==> flow/design.v (excerpt) <==
module izhikevich_neuron #(parameter DT = 16'h0100)  
(
    input wire clk,
    input wire rst,
    input wire [15:0] I,           
    output reg spike               
);
    reg signed [15:0] v, u;
    wire signed [15:0] a = 16'h0051;    
    wire signed [15:0] b = 16'h0200;    
    wire signed [15:0] c = -16'sd16640;  
    wire signed [15:0] d = 16'h0800;    
    wire signed [15:0] v_sq;
    wire signed [15:0] term1, term2, term3, dv_raw, du_raw;
    wire signed [15:0] bv;
    localparam signed [15:0] V_THRESH = 16'd7680;  
    cordic_mult sq_v (.x(v), .y(v), .out(v_sq));
    cordic_mult mul_004 (.x(16'h0148), .y(v_sq), .out(term1));
    cordic_mult mul_5v (.x(16'h0500), .y(v), .out(term2));
    assign term3 = 16'd35840;  
    assign dv_raw = term1 + term2 + term3 - u + I;
    cordic_mult mul_bv (.x(b), .y(v), .out(bv));
    assign du_raw = (bv - u);
    wire signed [15:0] du;
    cordic_mult mul_a (.x(a), .y(du_raw), .out(du));
    wire signed [31:0] dv_dt = dv_raw * $signed(DT);
    wire signed [31:0] du_dt = du * $signed(DT);
  ...
export LEC_CHECK = 0
export ABC_AREA = 1
export CAP_MARGIN = 20
export CORE_MARGIN = 2
export CORE_UTILIZATION = 70
export CTS_CLUSTER_SIZE = 86
export GPL_ROUTABILITY_DRIVEN = 1
export HOLD_SLACK_MARGIN = 0.04
export MAX_ROUTING_LAYER = met4
export PLACE_DENSITY_LB_ADDON = 0.08
export SLEW_MARGIN = 5
export TNS_END_PERCENT = 10
create_clock -name core_clock -period 11.3 [get_ports {clk}]
run.sh (not shown) runs the stock make flow with config.mk's settings and CLKGATE_MAP_FILE=.
Rerun with:
==> flow/config.mk (replaced) <==
export PLATFORM = sky130hd
export DESIGN_NAME = izhikevich_neuron
export DESIGN_NICKNAME = izhikevich_neuron
export VERILOG_FILES = /design/flow/design.v
export SDC_FILE = /design/flow/constraint.sdc
export NUM_CORES = 4
export LEC_CHECK = 0
export CAP_MARGIN = 20
export CORE_MARGIN = 2
export CORE_UTILIZATION = 40
export PLACE_DENSITY = 0.6
export SLEW_MARGIN = 20
==> flow/constraint.sdc (replaced) <==
create_clock -name core_clock -period 12.0 [get_ports {clk}]
set_input_delay 2.4000 -clock core_clock [delete_from_list [all_inputs] [get_ports {clk}]]
set_output_delay 2.4000 -clock core_clock [all_outputs]
set_load 0.01 [all_outputs]
- cell area falls by a little under a tenth
- global-route usage falls by 18 points
- setup slack is better by 0.079 ns
Rerun with:
--- a/flow/config.mk
+++ b/flow/config.mk
@@ -6,7 +6,12 @@
 export NUM_CORES = 4
 export LEC_CHECK = 0
+export ABC_AREA = 0
 export CAP_MARGIN = 20
+export CORE_ASPECT_RATIO = 1.98
 export CORE_MARGIN = 2
 export CORE_UTILIZATION = 40
-export PLACE_DENSITY = 0.6
-export SLEW_MARGIN = 20
+export CTS_CLUSTER_DIAMETER = 291
+export CTS_CLUSTER_SIZE = 26
+export PLACE_DENSITY_LB_ADDON = 0.04
+export SLEW_MARGIN = 15
+export TNS_END_PERCENT = 40
The changed run ran to the end with no violations.
Final area increases slightly.
Synthesized cell count stays the same.
Via count increases slightly.
Count of clock-buffer cells in the layout decreases by 1.
Hold slack is better by 0.011 ns.
Register-to-register slack degrades by 0.04 ns.
Die size barely changes.
Wire length is higher by about a fifth.
Synthesized area does not change.
Rerun with:
==> flow/config.mk (replaced) <==
export PLATFORM = sky130hd
export DESIGN_NAME = izhikevich_neuron
export DESIGN_NICKNAME = izhikevich_neuron
export VERILOG_FILES = /design/flow/design.v
export SDC_FILE = /design/flow/constraint.sdc
export NUM_CORES = 4
export LEC_CHECK = 0
export ABC_AREA = 0
export CAP_MARGIN = 20
export CORE_MARGIN = 2
export CORE_UTILIZATION = 20
export CTS_CLUSTER_DIAMETER = 331
export CTS_CLUSTER_SIZE = 100
export PLACE_DENSITY_LB_ADDON = 0.3
export SLEW_MARGIN = 20
export TNS_END_PERCENT = 10
=> The changed run completed without violations. Clock skew fell by 0.013 ns. Count of clock-buffer cells in the layout is unchanged. Cell area rose by 3.7%. Global-route usage fell by 12 points. Sequential share of layout area fell by 0.21 points. Cell count rose by 24%. Non-clock buffer count rose by 4. Synthesized cell count is unchanged. Die area rose by 97%.
Rerun with:
==> flow/config.mk (replaced) <==
export PLATFORM = sky130hd
export DESIGN_NAME = izhikevich_neuron
export DESIGN_NICKNAME = izhikevich_neuron
export VERILOG_FILES = /design/flow/design.v
export SDC_FILE = /design/flow/constraint.sdc
export NUM_CORES = 4
export LEC_CHECK = 0
export ABC_AREA = 0
export CAP_MARGIN = 20
export CELL_PAD_IN_SITES_GLOBAL_PLACEMENT = 3
export CORE_MARGIN = 2
export CORE_UTILIZATION = 40
export CTS_CLUSTER_DIAMETER = 291
export CTS_CLUSTER_SIZE = 26
export PLACE_DENSITY = 0.91
export SLEW_MARGIN = 15
export TNS_END_PERCENT = 40
Cell count fell by 18%.
Critical path depth grows by 1.
Fmax grows by 0.64%.
Setup slack improved by 0.074 ns.
Final area goes down by 2.7%.


run A:
Starting RTL as in the previous note.
clock: 10.2 ns
lec_check: 0
cap_margin: 5
core_margin: 2
core_utilization: 72
cts_cluster_diameter: 193
cts_cluster_size: 98
hold_slack_margin: -0.07
place_density: 0.6
slew_margin: 20
| run A | all stages done | FAIL | negative setup slack |
diff inputs: run A => run B
Settings: CAP_MARGIN: 5 -> 20; CTS_CLUSTER_SIZE: 98 -> unset; CTS_CLUSTER_DIAMETER: 193 -> unset; PLACE_DENSITY: 0.6 -> unset; CORE_UTILIZATION: 72 -> 56; HOLD_SLACK_MARGIN: -0.07 -> unset; the clock period (ns, I/O delays scaled along): 10.2 -> 6.65.
[summary]
The flow for run B finished, though final verification flagged negative setup slack. Run B against run A; post-CTS repair timing setup buffer count is up by a few percent. On clock period minus worst slack: between run B and run A, it ends up higher for run A. In run B, the area growth from synthesis to layout came out 8.6 points above the value in run A. Going from run A to run B, the final critical-path setup slack was found to have gone down by 2.45 ns. | worst slew margin relative to its limit | run B vs run A | better |. Run B contains fewer vias than run A. Run B vs run A — core utilization dropped 15 points. Run B vs run A on first-pass GRT wire length: run B is the lower one.
Setup changes, run B to run C
Settings: changing CORE_UTILIZATION from 56 to 66; setting HOLD_SLACK_MARGIN to -0.08 for the first time; changing the clock period (ns, I/O delays scaled along) from 6.65 to 8.19.
In run C the implementation completed, yet the final layout does not meet the checks, the culprit being negative setup slack.
STATUS hold slack: run C loses against run B
Diff run B -> run C: non-filler instance count after layout dropped 160, final critical-path share of the clock period dropped 25 points, average vias per placed instance climbed 9.0%, routed wire length climbed 7.4%.
Input changes introduced in run D (baseline for comparison: run C):
Settings: a deleted HOLD_SLACK_MARGIN that had been -0.08; an added MAX_ROUTING_LAYER of met4; a change of CORE_UTILIZATION from 66 to 72; an added ABC_AREA of 1; a change of the clock period (ns, I/O delays scaled along) from 8.19 to 6.49.
[summary]
Run D did not run to completion, as it errored out during global routing (5_1_grt).
Area of the core (higher): run C
In run D, the area after synthesis came out 7.1% above the value in run C.
Looking at synthesized cell count across run D and run C, the one that comes out higher is run D.
Going from run C to run D, post-synthesis adder-cell area fraction fell by 3.7 points; die area fell by 1.7%; worst slack at placement fell by 1.64 ns; number of library cell types mapped by synthesis fell by 13%; synthesis area per yosys rose by 7.1%.
